## before
==> flow/design.v <==
module NCO #(N = 32)(
  input clk,                  
  input rst,                  
  input [N-1:0] ctrl,         
  output reg [15:0] sin_out   
);
reg [N-1:0] phase;
always @(posedge clk) begin
  if (rst)
    phase <= {N{1'b0}};
  else
    phase <= phase + ctrl;
end
reg [5:0] sin_lut_sel;
reg [15:0] sin_lut_val;
always @(*) begin
  sin_lut_sel <= phase[N-2] ? ~(phase[N-3:N-8]-1'b1) : phase[N-3:N-8];
  if (phase[N-2] & ~|phase[N-3:N-8]) begin
    sin_out <= phase[N-1] ? 16'b10000000_00000001 : 16'b01111111_11111111;
  end else begin
    sin_out <= phase[N-1] ? (~sin_lut_val+1'b1) : sin_lut_val;    
  end
  case(sin_lut_sel)
    6'h00 : sin_lut_val <= 16'h0000;
    6'h01 : sin_lut_val <= 16'h0324;
    6'h02 : sin_lut_val <= 16'h0648;
    6'h03 : sin_lut_val <= 16'h096A;
    6'h04 : sin_lut_val <= 16'h0C8C;
    6'h05 : sin_lut_val <= 16'h0FAB;
    6'h06 : sin_lut_val <= 16'h12C8;
    6'h07 : sin_lut_val <= 16'h15E2;
    6'h08 : sin_lut_val <= 16'h18F9;
    6'h09 : sin_lut_val <= 16'h1C0B;
    6'h0A : sin_lut_val <= 16'h1F1A;
    6'h0B : sin_lut_val <= 16'h2223;
    6'h0C : sin_lut_val <= 16'h2528;
    6'h0D : sin_lut_val <= 16'h2826;
    6'h0E : sin_lut_val <= 16'h2B1F;
    6'h0F : sin_lut_val <= 16'h2E11;
    6'h10 : sin_lut_val <= 16'h30FB;
    6'h11 : sin_lut_val <= 16'h33DF;
    6'h12 : sin_lut_val <= 16'h36BA;
    6'h13 : sin_lut_val <= 16'h398C;
    6'h14 : sin_lut_val <= 16'h3C56;
    6'h15 : sin_lut_val <= 16'h3F17;
    6'h16 : sin_lut_val <= 16'h41CE;
    6'h17 : sin_lut_val <= 16'h447A;
    6'h18 : sin_lut_val <= 16'h471C;
    6'h19 : sin_lut_val <= 16'h49B4;
    6'h1A : sin_lut_val <= 16'h4C3F;
    6'h1B : sin_lut_val <= 16'h4EBF;
    6'h1C : sin_lut_val <= 16'h5133;
    6'h1D : sin_lut_val <= 16'h539B;
    6'h1E : sin_lut_val <= 16'h55F5;
    6'h1F : sin_lut_val <= 16'h5842;
    6'h20 : sin_lut_val <= 16'h5A82;
    6'h21 : sin_lut_val <= 16'h5CB3;
    6'h22 : sin_lut_val <= 16'h5ED7;
    6'h23 : sin_lut_val <= 16'h60EB;
    6'h24 : sin_lut_val <= 16'h62F1;
    6'h25 : sin_lut_val <= 16'h64E8;
    6'h26 : sin_lut_val <= 16'h66CF;
    6'h27 : sin_lut_val <= 16'h68A6;
    6'h28 : sin_lut_val <= 16'h6A6D;
    6'h29 : sin_lut_val <= 16'h6C23;
    6'h2A : sin_lut_val <= 16'h6DC9;
    6'h2B : sin_lut_val <= 16'h6F5E;
    6'h2C : sin_lut_val <= 16'h70E2;
    6'h2D : sin_lut_val <= 16'h7254;
    6'h2E : sin_lut_val <= 16'h73B5;
    6'h2F : sin_lut_val <= 16'h7504;
    6'h30 : sin_lut_val <= 16'h7641;
    6'h31 : sin_lut_val <= 16'h776B;
    6'h32 : sin_lut_val <= 16'h7884;
    6'h33 : sin_lut_val <= 16'h7989;
    6'h34 : sin_lut_val <= 16'h7A7C;
    6'h35 : sin_lut_val <= 16'h7B5C;
    6'h36 : sin_lut_val <= 16'h7C29;
    6'h37 : sin_lut_val <= 16'h7CE3;
    6'h38 : sin_lut_val <= 16'h7D89;
    6'h39 : sin_lut_val <= 16'h7E1D;
    6'h3A : sin_lut_val <= 16'h7E9C;
    6'h3B : sin_lut_val <= 16'h7F09;
    6'h3C : sin_lut_val <= 16'h7F61;
    6'h3D : sin_lut_val <= 16'h7FA6;
    6'h3E : sin_lut_val <= 16'h7FD8;
    6'h3F : sin_lut_val <= 16'h7FF5;
  endcase
end
endmodule
module Chirp #(N = 32)(
  input clk,
  input rst,
  input [7:0] delay,           
  input reverse,               
  input [N-1:0] min_ctrl,      
  input [N-1:0] max_ctrl,      
  input [N-1:0] inc_rate,      
  input [N-1:0] div_rate,      
  output reg nco_reset,        
  output reg [N-1:0] nco_ctrl  
);
wire [N-1:0] stt_ctrl;
wire [N-1:0] end_ctrl;
wire end_flag;
assign stt_ctrl = reverse ? max_ctrl : min_ctrl;
assign end_ctrl = reverse ? min_ctrl : max_ctrl;
assign end_flag = reverse ? (nco_ctrl <= end_ctrl) : (nco_ctrl >= end_ctrl);
reg [N-1:0] rate_count;
reg [7:0] delay_count;
always @(posedge clk) begin
  if (rst) begin
    rate_count <= {N{1'b0}};
    delay_count <= 4'b0;
    nco_reset <= 1'b1;
    nco_ctrl <= {N{1'b0}};
  end else begin
    if (end_flag) begin
      nco_ctrl <= stt_ctrl;
      rate_count <= rate_count + 1'b1;
    end else if (rate_count >= div_rate) begin
      nco_ctrl <= reverse ? nco_ctrl - inc_rate : nco_ctrl + inc_rate;
      rate_count <= {N{1'b0}};
    end else
      rate_count <= rate_count + 1'b1;
    if (end_flag) begin
      if (delay_count >= delay)
        delay_count <= 8'b0;
      else
        delay_count <= delay_count + 1'b1;
    end
    nco_reset <= |delay_count;
  end
end
endmodule
module WaveGenerator #(N = 32, M = 16)(
  input clk,
  input rst,
  input chirp_reverse,             
  input [7:0] chirp_delay,         
  input [N-1:0] chirp_min_ctrl,    
  input [N-1:0] chirp_max_ctrl,    
  input [N-1:0] chirp_inc_rate,    
  input [N-1:0] chirp_div_rate,    
  output reg [M-1:0] waveform     
);
reg nco_reset;
reg [N-1:0] nco_ctrl;
wire chirp_nco_reset;
wire [N-1:0] chirp_nco_ctrl;
wire [15:0] sin_out;
always @(posedge clk) begin
  nco_ctrl <= chirp_nco_ctrl;
  nco_reset <= chirp_nco_reset;
  waveform <= sin_out;
end
NCO #(.N(N)) NCO0 (
  .clk     ( clk       ),  
  .rst     ( nco_reset ),  
  .ctrl    ( nco_ctrl  ),  
  .sin_out ( sin_out   )  
);
Chirp #(.N(N)) Chirp0 (
  .clk       ( clk             ),  
  .rst       ( rst             ),  
  .delay     ( chirp_delay     ),  
  .reverse   ( chirp_reverse   ),  
  .min_ctrl  ( chirp_min_ctrl  ),  
  .max_ctrl  ( chirp_max_ctrl  ),  
  .inc_rate  ( chirp_inc_rate  ),  
  .div_rate  ( chirp_div_rate  ),  
  .nco_reset ( chirp_nco_reset ),  
  .nco_ctrl  ( chirp_nco_ctrl  )   
);
endmodule
clock: 5.09 ns
lec_check: 0
cap_margin: 20
cell_pad_in_sites_global_placement: 0
core_margin: 5
core_utilization: 45
cts_cluster_diameter: 217
cts_cluster_size: 76
gpl_routability_driven: 0
max_routing_layer: met4
min_routing_layer: met2
place_density: 0.79
setup_slack_margin: 1.36
slew_margin: 35
tns_end_percent: 90
run.sh (not shown) runs the stock make flow with config.mk's settings and CLKGATE_MAP_FILE=.
FAIL before @ global routing: tool exited with error
The inputs of after differ from those of before as listed below.
- CORE_MARGIN: 5 -> 2
- TNS_END_PERCENT: 90 -> unset
- GPL_ROUTABILITY_DRIVEN: 0 -> unset
- CTS_CLUSTER_SIZE: 76 -> 94
- SLEW_MARGIN: 35 -> 20
- MAX_ROUTING_LAYER: met4 -> unset
- PLACE_DENSITY: 0.79 -> unset
- SETUP_SLACK_MARGIN: 1.36 -> unset
- CELL_PAD_IN_SITES_GLOBAL_PLACEMENT: 0 -> unset
- CORE_UTILIZATION: 45 -> 72
- ABC_AREA: unset -> 1
- MIN_ROUTING_LAYER: met2 -> unset
- CTS_CLUSTER_DIAMETER: 217 -> 400
- the clock period (ns, I/O delays scaled along): 5.09 -> 4.61
## What came out
Both conditions hold for after: the flow ran to the end and the final layout passed the timing, DRC and antenna checks.
The minimum setup slack after placement of after was inferior to that of before.
[after] post-synthesis share of cell area spent on and, or, nand and nor gates rose 14 points relative to before
Core region area (before / after): 1.6
Compare after and before | number of different library cells in the post-synthesis netlist higher: before
Going from before to after, floorplan utilization shows an increase of 29 points; number of gates resized after CTS went down by 83; number of cells in Yosys stat higher.
after vs before: gate count after technology mapping up
Diff before -> after | die size | down by more than a quarter
Relative to before, the net count after synthesis measured on after has increased by more than a quarter.
In after relative to before, width of the die had gone down by more than 10%.
